## run 1
// TOP_BRIDGE
module TOP_BRIDGE(
   input Hclk, Hresetn,
                     input [1:0]       Htrans,
                     input [31:0]       Haddr,
                     input [31:0]       Hwdata,
                     input [1:0]       Hburst,
                     input             Hwrite,
                     input             Hsel,
                     input             Pready,
                     input [31:0]      Prdata,
                     output Psel,
                     output [31:0] Paddr,
                     output [31:0] Pdata,
                     output [31:0] rdata_temp,
                     output Pwrite,
                     output Penable
    );
Size: roughly 200 I/O pins.
==> flow/config.mk <==
export PLATFORM = sky130hd
export DESIGN_NAME = TOP_BRIDGE
export DESIGN_NICKNAME = TOP_BRIDGE
export VERILOG_FILES = /design/flow/design.v
export SDC_FILE = /design/flow/constraint.sdc
export NUM_CORES = 4
export LEC_CHECK = 0
export ABC_AREA = 1
export CAP_MARGIN = 10
export CELL_PAD_IN_SITES_DETAIL_PLACEMENT = 1
export CORE_MARGIN = 8
export CORE_UTILIZATION = 40
export HOLD_SLACK_MARGIN = 0.14
export MIN_ROUTING_LAYER = met2
export PLACE_DENSITY_LB_ADDON = 0.04
export SLEW_MARGIN = 25
==> flow/constraint.sdc <==
create_clock -name core_clock -period 3.1 [get_ports {Hclk}]
set_input_delay 0.6200 -clock core_clock [delete_from_list [all_inputs] [get_ports {Hclk}]]
set_output_delay 0.6200 -clock core_clock [all_outputs]
set_load 0.01 [all_outputs]
run.sh (not shown) runs the stock make flow with config.mk's settings and CLKGATE_MAP_FILE=.
Run 1 -> stages 100% | layout checks FAIL | negative setup slack
The following lists how run 2 was set up differently from run 1:
- clearing HOLD_SLACK_MARGIN, which used to be 0.14
- swapping 25 for 20 in SLEW_MARGIN
- clearing MIN_ROUTING_LAYER, which used to be met2
- putting PLACE_DENSITY at 0.6 where nothing was set
- clearing ABC_AREA, which used to be 1
- swapping 8 for 2 in CORE_MARGIN
- swapping 10 for 20 in CAP_MARGIN
- swapping 40 for 52 in CORE_UTILIZATION
- clearing CELL_PAD_IN_SITES_DETAIL_PLACEMENT, which used to be 1
- clearing PLACE_DENSITY_LB_ADDON, which used to be 0.04
- swapping 3.1 for 4.61 in the clock period (ns, I/O delays scaled along)
--- outcome ---
Compared with run 1, run 2 shows number of instances in the synthesized netlist that has gone down by more than a quarter. [compare] base=run 1 new=run 2: critical path depth shrank by 5; fraction of power consumed by the clock network fell by 0.7 points. Run comparison: run 1 endpoint of the worst setup timing path AS.Haddr_temp[10]$_DFFE_PP_; run 2 endpoint of the worst setup timing path AS.Haddr_temp[8]$_DFFE_PP_. Run 2 against run 1: met3 global-route usage decreased by 47 points relative to the old numbers, worst setup skew after layout saw a decrease, post-synth area from yosys stat shows a reduction of about 2.4%, post-synthesis instance area dropped about 2.4%. Against run 1, run 2 comes in 23% lower on met2 wire length. Re setup slack of the critical path after layout: run 2 is 270 ps up on run 1. Run 2 completed every stage of the flow, and the final layout passed the timing, DRC and antenna checks. Delta (run 2 minus run 1): power moved down, combinational cell fraction of total power lower. Run comparison: run 2 highest metal layer with signal wires met4; run 1 highest metal layer with signal wires met5.
## Diff of input files: run 3 against run 2
- CORE_UTILIZATION changed from 52 to 61
- SETUP_SLACK_MARGIN newly set to 0.74
- the clock period (ns, I/O delays scaled along) changed from 4.61 to 2.96
Notes after the runs:
- Compare run 2 and run 3 | global routing met2 resource utilization higher: run 3
- Compared with run 2, run 3 shows a higher count of buffering cells on the critical path with inverters included.
- Changes observed in run 3 relative to run 2: core utilization went up, die size fell 16000 µm².
- From run 2 to run 3 the numbers moved as follows: power consumption went up; initial antenna violation count went down by 1.
- For run 2, the launching instance or port of the critical path was Haddr[4], unlike run 3, where it was Haddr[2].
- Run 2 went all the way through the flow, and no timing, DRC or antenna check failed.
- Every stage of run 3 finished as expected; the final checks, on the other hand, flagged negative setup slack, which means the layout fails.
### run 3 -> run 4
- SETUP_SLACK_MARGIN: 0.74 -> unset
- CORE_UTILIZATION: 61 -> 40
- the clock period (ns, I/O delays scaled along): 2.96 -> 3.51
==> comparison <==
Run 4 went all the way through synthesis, placement and routing and the layout is clean on timing, DRC and antenna. Startpoint of the most critical setup path: Haddr[10] -> run 4, Haddr[2] -> run 3. Compared with run 3, run 4 shows count of cells resized by post-cts repair that has gone down by more than half. Run 4 vs run 3 — layout clock buffer count dropped 10. Cell count: run 4 higher than run 3. Any difference in cell area between run 3 and run 4 is small enough to ignore. Per the comparison of run 4 with run 3, layout net count saw a decrease, count of cell types in the netlist flat, data arrival time of the critical path saw an increase, count of buffers not belonging to the clock network in the layout fell 9.3%. Compared run 4 against run 3; share of total power in combinational logic within noise. Against run 3, run 4 comes in 20 points lower on share of the clock period used by the worst path after layout. Sequential power was lower in run 4 than in run 3.
[inputs] run 5 vs run 4
- the clock period (ns, I/O delays scaled along) now 4.61, was 3.51
--- outcome ---
In summary, run 5 completed successfully, with a layout that passed the timing, DRC and antenna checks. The lower sequential power of run 4 and run 5 is in run 5. | power | run 5 vs run 4 | better |. Delta (run 5 minus run 4): worst-case setup slack after placement shows an increase of 400 ps, number of standard cells in the final layout excluding fillers shows a reduction of 1.4%, max-capacitance violation count shows no meaningful change, clock transition at the registers of the reported paths shows a reduction of 20 ps. Re post-synthesis register bit count: no difference whatsoever between run 4 and run 5. Run 5 — flop-to-flop setup slack 970 ps higher, run 4 as reference.
No activity file was given, so power comes from the tool's default toggle rates.
